==> run P: inputs <==
==> flow/design.v <==
module ChipInterface #(parameter FRE = 25000000, parameter DEBOUNCE = FRE / 100) (
    input logic clock,
    input logic confirm,
    input logic clear,
    input logic algorithm_select_mode,
    input reset,
    input logic enter0, enter1,
    output logic [5:0] led
  );
  logic confirm_sync, clear_sync, enter0_sync, enter1_sync, algorithm_select_mode_sync;
  logic enter0_valid_press, enter1_valid_press, clear_valid_press, confirm_valid_press, algorithm_select_mode_valid_press;
  logic [11:0] password_current, password_next;
  logic [11:0] password_ref;
  logic [5:0] OTP;
  logic change_current, change_next;
  logic [31:0] cnt_current, cnt_next;
  logic [1:0] wrong_password_time_current, wrong_password_time_next;
  logic algorithm_selet_current, algorithm_selet_next;
  logic [2:0] algorithm_mode_current, algorithm_mode_next;
  password_generator password_generator_inst(
    .clock(clock),
    .reset(reset),  
    .algorithm_select(algorithm_mode_current),
    .OTP(OTP), 
    .password(password_ref));
  FF2_Synchronizer confirm_sync_ (
    .clock(clock),
    .button(confirm),
    .sync_button(confirm_sync)
  );
  FF2_Synchronizer clear_sync_ (
    .clock(clock),
    .button(clear),
    .sync_button(clear_sync)
  );
  FF2_Synchronizer enter0_sync_ (
    .clock(clock),
    .button(enter0),
    .sync_button(enter0_sync)
  );
  FF2_Synchronizer enter1_sync_ (
    .clock(clock),
    .button(enter1),
    .sync_button(enter1_sync)
  );
  FF2_Synchronizer algorithm_select_mode_sync_ (
    .clock(clock),
    .button(algorithm_select_mode),
    .sync_button(algorithm_select_mode_sync)
  );
  button_handler #(.COUNT_MAX(DEBOUNCE)) confirm_valid(.clock(clock), .reset(reset), .btn(confirm_sync), .valid_press(confirm_valid_press));
  button_handler #(.COUNT_MAX(DEBOUNCE)) clear_valid(.clock(clock), .reset(reset), .btn(clear_sync), .valid_press(clear_valid_press));
  button_handler #(.COUNT_MAX(DEBOUNCE)) enter0_valid(.clock(clock), .reset(reset), .btn(enter0_sync), .valid_press(enter0_valid_press));
  button_handler #(.COUNT_MAX(DEBOUNCE)) enter1_valid(.clock(clock), .reset(reset), .btn(enter1_sync), .valid_press(enter1_valid_press));
  button_handler #(.COUNT_MAX(DEBOUNCE)) algorithm_select_mode_valid(.clock(clock), .reset(reset), .btn(algorithm_select_mode_sync), .valid_press(algorithm_select_mode_valid_press));
  OTP_generator inst_OTP_generator(.clock(clock), .reset(reset), .change(change_current), .OTP(OTP));
  typedef enum logic [2:0] {IDLE = 3'b000, 
                            TIMEOUT = 3'b001, 
                            INPUT = 3'b010, 
                            VERIFY = 3'b011, 
                            PASS = 3'b100, 
                            FAIL = 3'b101, 
                            LOCK = 3'b110,
                            ALGO_SELECT = 3'b111} state_t;
  state_t current_state, next_state;
  always_ff @(posedge clock or posedge reset) begin 
    if(reset) begin
      current_state <= IDLE;
      password_current <= 0;
      change_current <= 0;
      wrong_password_time_current <= 0;
      algorithm_selet_current <= 0;
      algorithm_mode_current <= 0;
      cnt_current <= 0;
    end
    else begin
      current_state <= next_state;
      password_current <= password_next;
      change_current <= change_next;
      wrong_password_time_current <= wrong_password_time_next;
      algorithm_selet_current <= algorithm_selet_next;
      algorithm_mode_current <= algorithm_mode_next;
      cnt_current <= cnt_next;
    end
  end
  always_comb begin
    case(current_state)
      IDLE: begin
        wrong_password_time_next = wrong_password_time_current;
        algorithm_mode_next = algorithm_mode_current;
        if(cnt_current == 60 * FRE -1) begin
          next_state = TIMEOUT;
          password_next = 0;
          change_next = 1;
          algorithm_selet_next = 0;
          cnt_next = 0;
        end
        else if(algorithm_select_mode_valid_press) begin
            algorithm_selet_next = 1;
            next_state = INPUT;
            change_next = 0;
            password_next = 0;
            cnt_next = 0;
        end
        else if(enter0_valid_press)begin
           cnt_next = 0;
           next_state = INPUT;
           password_next = {password_current[10:0],1'b0};
           change_next = 0;
           algorithm_selet_next = 0;
        end 
        else if(enter1_valid_press)begin
           cnt_next = 0;
           next_state = INPUT;
           password_next = {password_current[10:0],1'b1};
           change_next = 0;
           algorithm_selet_next = 0;
        end 
        else begin
          cnt_next = cnt_current + 1;
          next_state = IDLE;
          password_next = 0;
          change_next = 0;
          algorithm_selet_next = 0;
        end
      end
      TIMEOUT: begin
        next_state = IDLE;
        wrong_password_time_next = wrong_password_time_current;
        cnt_next = cnt_current + 1;
        password_next = 0;
        change_next = 0;
        algorithm_selet_next = 0;
        algorithm_mode_next = algorithm_mode_current;
      end
      INPUT:begin
        wrong_password_time_next = wrong_password_time_current;
        cnt_next = 0;
        change_next = 0;
        algorithm_selet_next = algorithm_selet_current;
        algorithm_mode_next = algorithm_mode_current;
        if(confirm_valid_press) begin
           next_state = VERIFY;
           password_next = password_current;
        end
        else if(clear_valid_press) begin
           next_state = INPUT;
           password_next = 0;
        end
        else if(enter0_valid_press) begin
           next_state = INPUT;
           password_next = {password_current[10:0],1'b0};
        end 
        else if(enter1_valid_press)begin
           next_state = INPUT;
           password_next = {password_current[10:0],1'b1};
        end
        else begin
          next_state = INPUT;
          password_next = password_current;
        end
      end
      VERIFY: begin
        cnt_next = 0;
        password_next = 0;
        change_next = 0;
        algorithm_selet_next = algorithm_selet_current;
        algorithm_mode_next = algorithm_mode_current;
        if(password_current == password_ref) begin
            next_state = PASS;
            wrong_password_time_next = wrong_password_time_current;
        end
        else begin
            next_state = FAIL;
            wrong_password_time_next = wrong_password_time_current + 1;
        end
      end
      PASS: begin
        wrong_password_time_next = wrong_password_time_current;
        password_next = 0;
        algorithm_selet_next = algorithm_selet_current;
        algorithm_mode_next = algorithm_mode_current;
        if(cnt_current == 6 * FRE) begin
          if(algorithm_selet_current == 1) begin
              next_state = ALGO_SELECT;
              change_next = 0;
          end
          else begin
              next_state = IDLE;
              change_next = 1;
          end
          cnt_next = 0;
        end 
        else begin
          cnt_next = cnt_current + 1;
          next_state = PASS;
          change_next = 0;
        end
      end
      ALGO_SELECT : begin
        password_next = 0;
        cnt_next = 0;
        algorithm_selet_next = 0;
        wrong_password_time_next = wrong_password_time_current;
        if(confirm_valid_press) begin
           next_state = IDLE;
           algorithm_mode_next = algorithm_mode_current;
           change_next = 1;
        end
        else if(clear_valid_press) begin
           next_state = ALGO_SELECT;
           algorithm_mode_next = 0;
           change_next = 0;
        end
        else if(enter0_valid_press) begin
           next_state = ALGO_SELECT;
           algorithm_mode_next = {algorithm_mode_current[1:0],1'b0};
           change_next = 0;
        end 
        else if(enter1_valid_press)begin
           next_state = ALGO_SELECT;
           algorithm_mode_next = {algorithm_mode_current[1:0],1'b1};
           change_next = 0;
        end
        else begin
           next_state = ALGO_SELECT;
           algorithm_mode_next = algorithm_mode_current;
           change_next = 0;
        end
      end
      FAIL: begin
        algorithm_mode_next = algorithm_mode_current;
        wrong_password_time_next = wrong_password_time_current;
        password_next = 0;
        algorithm_selet_next = 0;
        if(cnt_current == 6 * FRE) begin
          change_next = 1;
          cnt_next = 0;
          next_state = LOCK;
        end 
        else begin
          cnt_next = cnt_current + 1;
          next_state = FAIL;
          change_next = 0;
        end
      end
      LOCK: begin
         algorithm_mode_next = algorithm_mode_current;
         cnt_next = cnt_current + 1;
         wrong_password_time_next = wrong_password_time_current;
         password_next = 0;
         algorithm_selet_next = 0;
         if(wrong_password_time_current == 1) begin
            if(cnt_current == 15 * FRE) begin
              next_state = IDLE;
              change_next = 1;
              cnt_next = 0;
            end
            else begin
              next_state = LOCK;
              change_next = 0;
            end
         end
         else if (wrong_password_time_current == 2) begin
            if(cnt_current == 30 * FRE) begin
              next_state = IDLE;
              change_next = 1;
              cnt_next = 0;
            end
            else begin
               next_state = LOCK;
              change_next = 0;
            end 
         end
         else begin
            if(cnt_current == 60 * FRE) begin
                 next_state = IDLE;
                 change_next = 1;
                 cnt_next = 0;
            end
            else begin
              next_state = LOCK;
              change_next = 0;
            end
         end
      end
    endcase
  end
  always_ff @(posedge clock or posedge reset) begin
    if(reset) led <= 6'b0;
    else if(current_state == PASS) led <= 6'b111111;
    else if(current_state == ALGO_SELECT) begin
        led <= {4'b0, algorithm_mode_current};
    end
    else if(current_state == FAIL) begin
    if ((cnt_current >= FRE*1 && cnt_current < FRE*2) || 
        (cnt_current >= FRE*3 && cnt_current < FRE*4) || 
        (cnt_current >= FRE*5 && cnt_current < FRE*6))
        led <= 6'b0; 
    else
        led <= 6'b111111; 
    end
    else if(current_state == LOCK) led <= 6'b101010;
    else led <= OTP;
  end
endmodule
module password_generator(
    input logic clock,
    input logic reset,  
    input logic [2:0] algorithm_select,
    input logic [5:0] OTP,
    output logic [11:0] password
);
  always_ff @(posedge clock or posedge reset) begin
      if(reset) begin
          password <= 0;
      end
      else begin
        case(algorithm_select)
            3'd0: password <= OTP * 2 + 1;                    
            3'd1: password <= (OTP << 2) ^ 12'hA3; 
            3'd2: password <= (OTP * 3) + (OTP >> 1);         
            3'd3: password <= ~(OTP * 5) & 12'hFFF;           
            3'd4: password <= (OTP * OTP) % 4096;             
            3'd5: password <= ((OTP << 3) - OTP) ^ 12'h3C3;   
            3'd6: password <= {OTP[2:0], OTP[5:3]} + 12'h55A; 
            3'd7: password <= (OTP * 9) & 12'hFFF;            
        endcase
      end
  end
endmodule
module OTP_generator(
    input logic clock,
    input logic change,
    input reset,
    output logic [5:0] OTP 
);
    logic [5:0] lfsr;
    always_ff @(posedge clock or posedge reset) begin
        if (reset)
            lfsr <= 6'b101101;  
        else if (change)
            lfsr <= {lfsr[4:0], lfsr[5] ^ lfsr[3]};
    end
    assign OTP = lfsr;
endmodule
module button_handler (
    input  logic clock,        
    input  logic reset,
    input  logic btn,         
    output logic valid_press  
);
    parameter COUNT_MAX = 250_000;
    logic btn_pre;
    logic [$clog2(COUNT_MAX):0] count;
    logic armed;
    always_ff @(posedge clock or posedge reset) begin
        if (reset)
            btn_pre <= 0;
        else
            btn_pre <= btn;
    end
    always_ff @(posedge clock or posedge reset) begin
        if (reset) begin
            count <= 0;
            valid_press <= 0;
            armed <= 1;
        end else begin
            valid_press <= 0;  
            if (btn && btn_pre) begin  
                if (armed) begin
                    if (count < COUNT_MAX - 1) begin
                        count <= count + 1;
                    end else begin
                        valid_press <= 1;  
                        armed <= 0;        
                        count <= 0;
                    end
                end
            end else begin
                count <= 0;
                if (!btn) 
                    armed <= 1; 
            end
        end
    end
endmodule
module FF2_Synchronizer(
  input logic clock,
  input logic button,
  output logic sync_button
);
  logic [1:0] button_dff;
  always_ff @(posedge clock) begin
    button_dff[0] <= button;
    button_dff[1] <= button_dff[0];
  end
  assign sync_button = button_dff[1];
endmodule
`default_nettype none
module my_chip (
    input logic [11:0] io_in,  
    output logic [11:0] io_out,  
    input logic clock,
    input logic reset  
);
    ChipInterface #(.FRE(25000)) chipInterface_inst(
        .clock(clock),
        .confirm(io_in[0]),
        .clear(io_in[1]),
        .algorithm_select_mode(io_in[2]),
        .reset(reset),
        .enter0(io_in[3]), 
        .enter1(io_in[4]),
        .led(io_out[5:0])
    );
    assign io_out[11:6] = 6'b0;
endmodule
==> flow/run.sh <==
#!/bin/bash
# the make line also repeats each setting of config.mk as NAME=value (left out here)
make -C /OpenROAD-flow-scripts/flow DESIGN_CONFIG=/design/flow/config.mk WORK_HOME=/design/flow/orfs CLKGATE_MAP_FILE= finish
==> flow/config.mk <==
export PLATFORM = sky130hd
export DESIGN_NAME = my_chip
export DESIGN_NICKNAME = my_chip
export VERILOG_FILES = /design/flow/design.v
export SDC_FILE = /design/flow/constraint.sdc
export NUM_CORES = 4
export LEC_CHECK = 0
export CAP_MARGIN = 5
export CORE_ASPECT_RATIO = 0.94
export CORE_MARGIN = 2
export CORE_UTILIZATION = 72
export CTS_CLUSTER_DIAMETER = 64
export CTS_CLUSTER_SIZE = 38
export HOLD_SLACK_MARGIN = 0.05
export PLACE_DENSITY = 0.91
export SETUP_SLACK_MARGIN = 1.65
export SLEW_MARGIN = 20
==> flow/constraint.sdc <==
create_clock -name core_clock -period 6.51 [get_ports {clock}]
set_input_delay 1.3020 -clock core_clock [delete_from_list [all_inputs] [get_ports {clock}]]
set_output_delay 1.3020 -clock core_clock [all_outputs]
set_load 0.01 [all_outputs]
==> inputs of run G, as changes to run P <==
- CAP_MARGIN: 5 -> 20
- CORE_ASPECT_RATIO: 0.94 -> default
- CORE_UTILIZATION: 72 -> 18
- CTS_CLUSTER_DIAMETER: 64 -> default
- CTS_CLUSTER_SIZE: 38 -> default
- HOLD_SLACK_MARGIN: 0.05 -> default
- PLACE_DENSITY: 0.91 -> default
- SETUP_SLACK_MARGIN: 1.65 -> default
==> flow/constraint.sdc (replaced) <==
create_clock -name core_clock -period 15.3 [get_ports {clock}]
set_input_delay 3.0600 -clock core_clock [delete_from_list [all_inputs] [get_ports {clock}]]
set_output_delay 3.0600 -clock core_clock [all_outputs]
set_load 0.01 [all_outputs]
==> summary of the runs <==
- Of run P and run G, run P has the higher sequential share of layout area (gap 2.2 points).
- Design area: run P is lower than run G (6.0%).
- In run P the critical path depth is lower than in run G, by 1.
- Against run P, the total power of run G is smaller by 57%.
Power figures rest on the tool's default switching activity, not on a simulated workload.
